## IOTDF
module IOTDF( clk, rst, in_en, iot_in, fn_sel, busy, valid, iot_out);
==> flow/config.mk <==
export PLATFORM = sky130hd
export DESIGN_NAME = IOTDF
export DESIGN_NICKNAME = IOTDF
export VERILOG_FILES = /design/flow/design.v
export SDC_FILE = /design/flow/constraint.sdc
export NUM_CORES = 4
export LEC_CHECK = 0
export ABC_AREA = 0
export CAP_MARGIN = 0
export CELL_PAD_IN_SITES_DETAIL_PLACEMENT = 0
export CORE_ASPECT_RATIO = 1.92
export CORE_MARGIN = 2
export CORE_UTILIZATION = 22
export CTS_CLUSTER_SIZE = 66
export GPL_ROUTABILITY_DRIVEN = 0
export HOLD_SLACK_MARGIN = -0.06
export MAX_ROUTING_LAYER = met4
export PLACE_DENSITY_LB_ADDON = 0.15
export SLEW_MARGIN = 20
export TNS_END_PERCENT = 75
==> flow/constraint.sdc <==
create_clock -name core_clock -period 3.44 [get_ports {clk}]
set_input_delay 0.6880 -clock core_clock [delete_from_list [all_inputs] [get_ports {clk}]]
set_output_delay 0.6880 -clock core_clock [all_outputs]
set_load 0.01 [all_outputs]
run.sh (not shown) runs the stock make flow with config.mk's settings and CLKGATE_MAP_FILE=.
The first run completed, yet does not pass: setup timing.
Change:
Settings changed: CELL_PAD_IN_SITES_DETAIL_PLACEMENT 0 to 2, CTS_CLUSTER_SIZE 66 to 83, GPL_TIMING_DRIVEN from default to 0.
Effect: The changed run reached the layout checks and failed them: capacitance limit, slew limit, setup timing. Final cell count fell by a little under a tenth. Via count goes up by a few percent. Die area is unchanged. Register-to-register slack gets worse by 1.3 ns. Sequential share of layout area rose by 1.9 points. Area after synthesis stays the same. Design area decreases by a few percent. Critical path depth increases by 6.
Change:
Settings changed: CELL_PAD_IN_SITES_DETAIL_PLACEMENT 2 to 0, CORE_ASPECT_RATIO 1.92 to 0.53, CORE_UTILIZATION 22 to 39, CTS_CLUSTER_SIZE 83 to default, GPL_ROUTABILITY_DRIVEN 0 to default, GPL_TIMING_DRIVEN 0 to default, PLACE_DENSITY_LB_ADDON 0.15 to 0.03.
=>
- The changed run finished but failed the layout checks on setup timing
- cell area goes up by a few percent
- clock skew grows by 0.021 ns
- fmax rises by a quarter to a third
- core utilization went up by 26 points
- worst setup slack gains 1.4 ns
- sequential cell count does not change
- non-clock buffer count grows by 440
- cell count is lower by a little under a tenth
- sequential share of layout area decreases by 1.3 points
- count of clock-buffer cells in the layout rose by 13
Change:
Settings changed: CORE_ASPECT_RATIO 0.53 to 1.92, CORE_UTILIZATION 39 to 57, CTS_CLUSTER_DIAMETER from default to 303, HOLD_SLACK_MARGIN -0.06 to default, PLACE_DENSITY_LB_ADDON 0.03 to default.
Clock period 3.44 ns to 1.39 ns, I/O delays scaled along.
Effect: This time the run did not get past global routing on GRT-0116. Die area goes down by 31%. Area after synthesis does not change. Synthesized cell count does not change.
Change:
Settings changed: ABC_AREA 0 to default, CAP_MARGIN 0 to 20, CELL_PAD_IN_SITES_DETAIL_PLACEMENT 0 to default, CORE_ASPECT_RATIO 1.92 to default, CORE_UTILIZATION 57 to 40, CTS_CLUSTER_DIAMETER 303 to default, MAX_ROUTING_LAYER met4 to default, SETUP_SLACK_MARGIN from default to 0.1, TNS_END_PERCENT 75 to default.
Clock period 1.39 ns to 4.05 ns, I/O delays scaled along.
=> With this change the flow completed, yet does not pass: setup timing; die area increases by 41%; area after synthesis does not change; synthesized cell count stays the same.
Change:
Settings changed: CORE_UTILIZATION 40 to 46, SETUP_SLACK_MARGIN 0.1 to -0.26.
Clock period 4.05 ns to 4.62 ns, I/O delays scaled along.
Effect: The changed run finished but fails on setup timing; worst setup slack improves by 0.41 ns; area after synthesis stays the same; via count is higher by 3.4%; final area came out lower by 5.2%; final cell count went down by 6.8%; register-to-register slack improved by 0.41 ns; maximum frequency shrinks by 3.1%.

========
Setup of garnet:
IOTDF again, from the RTL that the note above started with.
clock: 4.82 ns
lec_check: 0
cap_margin: 20
cell_pad_in_sites_detail_placement: 2
core_aspect_ratio: 0.7
core_margin: 6
core_utilization: 49
cts_cluster_size: 73
gpl_routability_driven: 1
hold_slack_margin: 0.29
max_routing_layer: met5
min_routing_layer: met2
place_density_lb_addon: 0.06
setup_slack_margin: 1.11
slew_margin: 20
garnet did not run to completion, as it errored out during 3_5_place_dp.
Here is what was changed in the inputs of ember compared with garnet.
- PLACE_DENSITY newly set to 0.4
- HOLD_SLACK_MARGIN removed (was 0.29)
- CORE_MARGIN changed from 6 to 2
- CELL_PAD_IN_SITES_DETAIL_PLACEMENT removed (was 2)
- MIN_ROUTING_LAYER removed (was met2)
- SETUP_SLACK_MARGIN changed from 1.11 to 0.1
- GPL_ROUTABILITY_DRIVEN removed (was 1)
- CORE_UTILIZATION changed from 49 to 72
- PLACE_DENSITY_LB_ADDON removed (was 0.06)
- MAX_ROUTING_LAYER removed (was met5)
- CTS_CLUSTER_DIAMETER newly set to 373
- CORE_ASPECT_RATIO removed (was 0.7)
- CTS_CLUSTER_SIZE changed from 73 to 98
- the clock period (ns, I/O delays scaled along) changed from 4.82 to 3.66
## What came out
From ember to garnet, gate count of the mapped netlist did not move at all.
In terms of top-level port count, garnet and ember differ only marginally.
From ember to garnet, fraction of registers with async set/reset did not move at all.
Re synthesized area: no difference whatsoever between ember and garnet.
Reported for ember and garnet, post-synthesis simple-gate area fraction turned out identical to the last digit.
Comparing ember with garnet, the portion of netlist area occupied by mux cells came out essentially unchanged.
Run status, ember: aborted in 5_1_grt, error GRT-0116
Summary of ember over garnet: compound-cell area share of the yosys netlist barely changed; y dimension of the die lower; placeable core region now smaller.
ember against garnet: die size fell by 36%; overall die width decreased by about 32% relative to the old numbers.
The following lists how fjord was set up differently from ember:
- a change of CORE_UTILIZATION from 72 to 19
- a deleted PLACE_DENSITY that had been 0.4
- a deleted CTS_CLUSTER_DIAMETER that had been 373
- a deleted CTS_CLUSTER_SIZE that had been 98
- a change of the clock period (ns, I/O delays scaled along) from 3.66 to 6.53
- fjord closes out successfully: all stages finished, all timing, DRC and antenna checks passed.
- Comparing fjord and ember, the lower number of standard-cell rows in the floorplan was measured on ember.
- NOTE routability-driven placement congestion ratio ember->fjord decreased by more than a quarter
- Cmp fjord and ember / width of the die / lower: ember
- Relative to ember, the cell total after placement measured on fjord has increased by more than a quarter.
- fjord against ember: clock tree buffer depth comparable, die area now larger, buffers inserted during post-CTS setup optimization now smaller, average size of a mapped cell comparable.
- Going from ember to fjord, standard cell core area now larger; y dimension of the die now larger.
> inputs changed (fjord -> maple)
- setting PLACE_DENSITY to 0.4 for the first time
- setting CTS_CLUSTER_DIAMETER to 373 for the first time
- setting CTS_CLUSTER_SIZE to 98 for the first time
- setting CORE_ASPECT_RATIO to 0.5 for the first time
- changing CORE_UTILIZATION from 19 to 72
- changing the clock period (ns, I/O delays scaled along) from 6.53 to 3.66
Notes after the runs:
fjord -> maple: area share of and/or/nand/nor cells after synthesis delta 0, exact match
The log for maple ends in 5_1_grt with error GRT-0116, so the run never completed.
What fjord reported for x dimension of the die has to be multiplied by 0.73 to get the figure for maple.
maple ends up with lower detailed-placement wirelength estimate than fjord does.
maple vs. fjord: clock sink count now sits at about the same level, placement row count now sits lower.
maple ended up with a lower total instance count after detailed placement than fjord did.

========
Starting RTL as in the previous note.
Settings: LEC_CHECK=0, CAP_MARGIN=20, CELL_PAD_IN_SITES_DETAIL_PLACEMENT=0, CORE_MARGIN=6, CORE_UTILIZATION=59, CTS_CLUSTER_SIZE=52, GPL_ROUTABILITY_DRIVEN=0, MAX_ROUTING_LAYER=met5, MIN_ROUTING_LAYER=met2, PLACE_DENSITY_LB_ADDON=0.06, SETUP_SLACK_MARGIN=1.11, SLEW_MARGIN=20; clock period 4.82 ns.
The starting point died in global routing (GRT-0116).
Rerun with:
- CELL_PAD_IN_SITES_DETAIL_PLACEMENT: 0 -> unset
- CORE_MARGIN: 6 -> 2
- CORE_UTILIZATION: 59 -> 48
- CTS_CLUSTER_SIZE: 52 -> unset
- GPL_ROUTABILITY_DRIVEN: 0 -> unset
- MAX_ROUTING_LAYER: met5 -> unset
- MIN_ROUTING_LAYER: met2 -> unset
- PLACE_DENSITY_LB_ADDON: 0.06 -> unset
- SETUP_SLACK_MARGIN: 1.11 -> -0.45
- clock period: 4.82 -> 4.85 ns (I/O delays scaled with it)
=> Now the flow completed and failed the layout checks on setup timing; synthesized cell count does not change; die size rose by 15%; synthesized area stays the same.
Rerun with:
- ABC_AREA: unset -> 1
- CORE_UTILIZATION: 48 -> 72
- PLACE_DENSITY: unset -> 0.39
- SETUP_SLACK_MARGIN: -0.45 -> 0.1
- clock period: 4.85 -> 2.28 ns (I/O delays scaled with it)
With this change the flow died in detailed placement on DPL-0033.
Die area shrinks by 34%.
Synthesized area falls by 1.3%.
Synthesized cell count rose by about 23%.
Rerun with:
- ABC_AREA: 1 -> unset
- CORE_UTILIZATION: 72 -> 30
- PLACE_DENSITY: 0.39 -> unset
- clock period: 2.28 -> 4.79 ns (I/O delays scaled with it)
Result: The changed run produced a layout that fails on setup timing; die size rises by 140%; synthesized cell count falls by 19%; area after synthesis rises by 1.3%.

========
P:
Starting RTL as in the previous note.
## IOTDF
module IOTDF( clk, rst, in_en, iot_in, fn_sel, busy, valid, iot_out);
Settings: LEC_CHECK=0, ABC_AREA=0, CAP_MARGIN=0, CELL_PAD_IN_SITES_DETAIL_PLACEMENT=0, CORE_ASPECT_RATIO=0.91, CORE_MARGIN=2, CORE_UTILIZATION=50, HOLD_SLACK_MARGIN=-0.06, MAX_ROUTING_LAYER=met4, PLACE_DENSITY=0.51, SETUP_SLACK_MARGIN=0.93, SLEW_MARGIN=20, TNS_END_PERCENT=75; clock period 3.34 ns.
P finished every stage; the final checks, however, were not passed, the failures being negative setup slack.
The following lists how Q was set up differently from P:
- CORE_UTILIZATION: 50 -> 59
- CAP_MARGIN: 0 -> 20
- PLACE_DENSITY: 0.51 -> 0.44
- CORE_ASPECT_RATIO: 0.91 -> unset
- TNS_END_PERCENT: 75 -> unset
- SETUP_SLACK_MARGIN: 0.93 -> unset
- ABC_AREA: 0 -> unset
- CTS_CLUSTER_SIZE: unset -> 52
- HOLD_SLACK_MARGIN: -0.06 -> unset
- the clock period (ns, I/O delays scaled along): 3.34 -> 3.87
Notes after the runs:
Q: aborted in global routing (tool error)
Comparing Q against P, there is no change at all in area fraction in full adders, half adders and majority gates.
Summary of the comparison: number of setup buffers added after CTS is higher in Q, relative to P.
Number of cell rows was lower in the run labelled Q.
Edits applied to the flow inputs when going from Q to R:
- swapping 59 for 30 in CORE_UTILIZATION
- clearing CELL_PAD_IN_SITES_DETAIL_PLACEMENT, which used to be 0
- clearing CTS_CLUSTER_SIZE, which used to be 52
- clearing PLACE_DENSITY, which used to be 0.44
- clearing MAX_ROUTING_LAYER, which used to be met4
- putting SETUP_SLACK_MARGIN at 0.1 where nothing was set
- swapping 3.87 for 5.88 in the clock period (ns, I/O delays scaled along)
[R vs Q] area of the placeable core: higher in R
Of Q and R, only R finishes the flow clean.
[compare] base=Q new=R: chip height increased by 40% relative to the old numbers, initial standard-cell utilization of the core decreased by 29 points relative to the old numbers, placed standard-cell area decreased by 0.0023 mm^2 relative to the old numbers.
Number of standard-cell rows in the floorplan (R vs. Q) increases by more than a quarter
Diff Q and R: die outline width lower in Q
Looking only at placer congestion estimate, and setting everything else aside, the lower value of Q and R goes to R.
Compare Q and R | die area lower: Q
From Q to R, xor and xnor fraction of the mapped netlist area did not move at all.
